==> v12: inputs <==
==> flow/design.v <==
module mult32x32_fast_arith (
    input logic clk,              
    input logic reset,            
    input logic [31:0] a,         
    input logic [31:0] b,         
    input logic [1:0] a_sel,      
    input logic b_sel,            
    input logic [2:0] shift_sel,  
    input logic upd_prod,         
    input logic clr_prod,         
    output logic a_msb_is_0,      
    output logic b_msw_is_0,      
    output logic [63:0] product   
);
    logic [7:0] a_out;
    logic [15:0] b_out;
    logic [24:0] multi_out;
    logic [63:0] shift_out;
    logic [63:0] adder_out;
    logic [63:0] ff_out;
    assign a_msb_is_0 = ~|a[31:24];  
    assign b_msw_is_0 = ~|b[31:16];  
    always_comb begin
        case (a_sel)
            2'd0: a_out = a[7:0];
            2'd1: a_out = a[15:8];
            2'd2: a_out = a[23:16];
            2'd3: a_out = a[31:24];
            default: a_out = 8'd0;
        endcase
    end
    always_comb begin
        case (b_sel)
            1'b0: b_out = b[15:0];
            1'b1: b_out = b[31:16];
            default: b_out = 16'd0;
        endcase
    end
    always_comb begin
        multi_out = b_out * a_out;
    end
    always_comb begin
        case (shift_sel)
            3'd0: shift_out = multi_out << 0;
            3'd1: shift_out = multi_out << 8;
            3'd2: shift_out = multi_out << 16;
            3'd3: shift_out = multi_out << 24;
            3'd4: shift_out = multi_out << 32;
            3'd5: shift_out = multi_out << 40;
            default: shift_out = 64'd0;
        endcase
    end
    always_comb begin
        adder_out = shift_out + ff_out;
    end
    always_ff @(posedge clk or posedge reset) begin
        if (reset) begin
            ff_out <= '0;
        end else begin
            if (clr_prod) begin
                ff_out <= '0;
            end else if (upd_prod) begin
                ff_out <= adder_out;
            end 
        end 
    end
   assign product = ff_out;
endmodule
module mult32x32_fast_fsm (
    input logic clk,               
    input logic reset,             
    input logic start,             
    input logic a_msb_is_0,        
    input logic b_msw_is_0,        
    output logic busy,             
    output logic [1:0] a_sel,      
    output logic b_sel,            
    output logic [2:0] shift_sel,  
    output logic upd_prod,         
    output logic clr_prod          
);
    typedef enum {
        idle_st,
        a0_b0_st,
        a1_b0_st,
        a2_b0_st,
        a3_b0_st,
        a0_b1_st,
        a1_b1_st,
        a2_b1_st,
        a3_b1_st
      } sm_type;
    sm_type current_state;
    sm_type next_state;
    always_ff @(posedge clk, posedge reset) begin
        if (reset == 1'b1) begin
            current_state <= idle_st;
        end
        else begin
            current_state <= next_state;
        end
    end
    always_comb begin
        next_state = current_state;
        busy = 1'b1;
        a_sel = 2'b00;
        b_sel = 1'b0;
        shift_sel = 3'b000;  
        upd_prod = 1'b1;
        clr_prod = 1'b0;
        case (current_state)
            idle_st: begin
                busy = 1'b0;
                if (start == 1'b1) begin
                    next_state = a0_b0_st;
                    upd_prod = 1'b0;
                    clr_prod = 1'b1;
                end
                else begin
                    upd_prod = 1'b0;
                    clr_prod = 1'b0;
                end
            end
            a0_b0_st: begin
                next_state = a1_b0_st;
                shift_sel = 3'b000;  
            end
            a1_b0_st: begin
                next_state = a2_b0_st;
                a_sel = 2'b01;
                shift_sel = 3'b001;  
            end
            a2_b0_st: begin
                a_sel = 2'b10;
                shift_sel = 3'b010;  
                if (a_msb_is_0 == 1'b1) begin
                    if (b_msw_is_0 == 1'b1) begin
                        next_state = idle_st;
                    end
                    else begin
                        next_state = a0_b1_st;
                    end
                end
                else begin
                    next_state = a3_b0_st;
                end
            end
            a3_b0_st: begin
                a_sel = 2'b11;
                shift_sel = 3'b011;  
                if (b_msw_is_0 == 1'b1) begin
                    next_state = idle_st;
                end
                else begin
                    next_state = a0_b1_st;
                end
            end
            a0_b1_st: begin
                next_state = a1_b1_st;
                a_sel = 2'b00;
                b_sel = 1'b1;
                shift_sel = 3'b010;  
            end
            a1_b1_st: begin
                next_state = a2_b1_st;
                a_sel = 2'b01;
                b_sel = 1'b1;
                shift_sel = 3'b011;  
            end
            a2_b1_st: begin
                a_sel = 2'b10;
                b_sel = 1'b1;
                shift_sel = 3'b100;  
                if (a_msb_is_0 == 1'b1) begin
                    next_state = idle_st;
                end
                else begin
                    next_state = a3_b1_st;
                end
            end
            a3_b1_st: begin
                a_sel = 2'b11;
                b_sel = 1'b1;
                shift_sel = 3'b101;  
                busy = 1'b1;
                if (start == 0) begin
                    next_state = idle_st;
                end
                else begin
                    next_state = a0_b0_st;
                    upd_prod = 1'b0;
                    clr_prod = 1'b1;
                end
            end
        endcase
    end
endmodule
module mult32x32_fast (
    input logic clk,             
    input logic reset,           
    input logic start,           
    input logic [31:0] a,        
    input logic [31:0] b,        
    output logic busy,           
    output logic [63:0] product  
);
    logic [1:0] a_sel;
    logic b_sel;
    logic [2:0] shift_sel;
    logic upd_prod;
    logic clr_prod;
    logic a_msb_is_0;
    logic b_msw_is_0;
    mult32x32_fast_fsm f_fsm_m(
        .clk(clk),
        .reset(reset),
        .start(start),
        .busy(busy),
        .a_sel(a_sel),
        .b_sel(b_sel),
        .shift_sel(shift_sel),
        .upd_prod(upd_prod),
        .clr_prod(clr_prod),
        .a_msb_is_0(a_msb_is_0),
        .b_msw_is_0(b_msw_is_0)
    );
    mult32x32_fast_arith f_arith_m(
        .clk(clk),
        .reset(reset),
        .a(a),
        .b(b),
        .a_sel(a_sel),
        .b_sel(b_sel),
        .shift_sel(shift_sel),
        .upd_prod(upd_prod),
        .clr_prod(clr_prod),
        .a_msb_is_0(a_msb_is_0),
        .b_msw_is_0(b_msw_is_0),
        .product(product)
    );
endmodule
==> flow/run.sh <==
#!/bin/bash
# the make line also repeats each setting of config.mk as NAME=value (left out here)
make -C /OpenROAD-flow-scripts/flow DESIGN_CONFIG=/design/flow/config.mk WORK_HOME=/design/flow/orfs CLKGATE_MAP_FILE= finish
==> flow/config.mk <==
export PLATFORM = sky130hd
export DESIGN_NAME = mult32x32_fast
export DESIGN_NICKNAME = mult32x32_fast
export VERILOG_FILES = /design/flow/design.v
export SDC_FILE = /design/flow/constraint.sdc
export NUM_CORES = 4
export LEC_CHECK = 0
export CAP_MARGIN = 20
export CORE_MARGIN = 2
export CORE_UTILIZATION = 70
export CTS_CLUSTER_SIZE = 39
export HOLD_SLACK_MARGIN = -0.08
export PLACE_DENSITY = 0.67
export SETUP_SLACK_MARGIN = -0.8
export SLEW_MARGIN = 20
==> flow/constraint.sdc <==
create_clock -name core_clock -period 9.44 [get_ports {clk}]
set_input_delay 1.8880 -clock core_clock [delete_from_list [all_inputs] [get_ports {clk}]]
set_output_delay 1.8880 -clock core_clock [all_outputs]
set_load 0.01 [all_outputs]
==> v24 (differences from v12) <==
CAP_MARGIN = 15   (was 20)
CORE_ASPECT_RATIO = 1.63   (was not set)
CORE_UTILIZATION = 40   (was 70)
CTS_CLUSTER_SIZE = not set   (was 39)
HOLD_SLACK_MARGIN = not set   (was -0.08)
PLACE_DENSITY = not set   (was 0.67)
SETUP_SLACK_MARGIN = not set   (was -0.8)
==> flow/constraint.sdc (replaced) <==
create_clock -name core_clock -period 9.5 [get_ports {clk}]
set_input_delay 1.9000 -clock core_clock [delete_from_list [all_inputs] [get_ports {clk}]]
set_output_delay 1.9000 -clock core_clock [all_outputs]
set_load 0.01 [all_outputs]
==> flow_summary_export.csv <==
group,metric,value,unit
run_status,error,"[ERROR GRT-0232] Routing congestion too high. Check the congestion heatmap in the GUI.",
die,chipArea,17300,um2
global_route,grtUsageMet1,75.4,%
die,fp_util,71.9,%
run_status,status,"stopped before the end",
placement,post_place_instance_area,14600,um2
placement,place.detailed.hpwl,34500,um
placement,place_inst,1968,
run_status,last-stage-reached,"5_1_grt",
# the run above: v12

==> flow_summary_export.csv <==
group,metric,value,unit
final_timing,finalMaxSlewViolations,0,
die,chipArea,29900,um2
clocking,worstSkewPairLatency,0.37,ns
final_timing,timing.final.hold_violations,0,
global_route,grtUsageMet1,28.9,%
placement,post_place_instance_area,15300,um2
run_status,status,"timing/DRC/antenna clean",
# the run above: v24


* * *

==> build 29 <==
// mult32x32_fast: RTL as listed in full above, without the edits since
Settings: LEC_CHECK=0, ABC_AREA=1, CAP_MARGIN=0, CORE_ASPECT_RATIO=0.5, CORE_MARGIN=9, CORE_UTILIZATION=39, CTS_CLUSTER_DIAMETER=96, CTS_CLUSTER_SIZE=15, PLACE_DENSITY=0.95, SETUP_SLACK_MARGIN=-0.53, SLEW_MARGIN=5, TNS_END_PERCENT=10; clock period 9.5 ns.
run.sh (not shown) runs the stock make flow with config.mk's settings and CLKGATE_MAP_FILE=.
==> inputs of trial 48, as changes to build 29 <==
==> flow/config.mk (replaced) <==
export PLATFORM = sky130hd
export DESIGN_NAME = mult32x32_fast
export DESIGN_NICKNAME = mult32x32_fast
export VERILOG_FILES = /design/flow/design.v
export SDC_FILE = /design/flow/constraint.sdc
export NUM_CORES = 4
export LEC_CHECK = 0
export ABC_AREA = 1
export CAP_MARGIN = 20
export CORE_MARGIN = 2
export CORE_UTILIZATION = 72
export CTS_CLUSTER_DIAMETER = 371
export CTS_CLUSTER_SIZE = 98
export PLACE_DENSITY = 0.86
export SLEW_MARGIN = 20
export TNS_END_PERCENT = 10
==> flow/constraint.sdc (replaced) <==
create_clock -name core_clock -period 8.22 [get_ports {clk}]
set_input_delay 1.6440 -clock core_clock [delete_from_list [all_inputs] [get_ports {clk}]]
set_output_delay 1.6440 -clock core_clock [all_outputs]
set_load 0.01 [all_outputs]
==> summary of the runs <==
- Trial 48 died in 5_1_grt, error GRT-0116. Build 29 passed the timing, design-rule and antenna checks.
- In synthesized cell count, trial 48 and build 29 do not differ.
- Against build 29, the die size of trial 48 is lower by 53%.
- In synthesized area, trial 48 and build 29 do not differ.

* * *

==> inputs of 01-24 <==
Starts from the design.v that is shown in full above.
Settings: LEC_CHECK=0, CAP_MARGIN=20, CORE_MARGIN=2, CORE_UTILIZATION=20, SLEW_MARGIN=20; clock period 12.2 ns.
==> 07-27: changes against 01-24 <==
Settings changed: ABC_AREA from default to 1, CORE_UTILIZATION 20 to 72, PLACE_DENSITY from default to 0.41.
==> flow/constraint.sdc (replaced) <==
create_clock -name core_clock -period 8.22 [get_ports {clk}]
set_input_delay 1.6440 -clock core_clock [delete_from_list [all_inputs] [get_ports {clk}]]
set_output_delay 1.6440 -clock core_clock [all_outputs]
set_load 0.01 [all_outputs]
==> notes <==
07-27 aborted during global routing with GRT-0116. 01-24 finished with timing, DRC and antenna clean.
Between 01-24 and 07-27, the lower synthesized area is in 01-24 (gap about 12%, measured against 07-27).
Of 07-27 and 01-24, 01-24 has the higher die size (gap about 70%, measured against 01-24).
Against 01-24, the synthesized cell count of 07-27 is larger by about 46%.
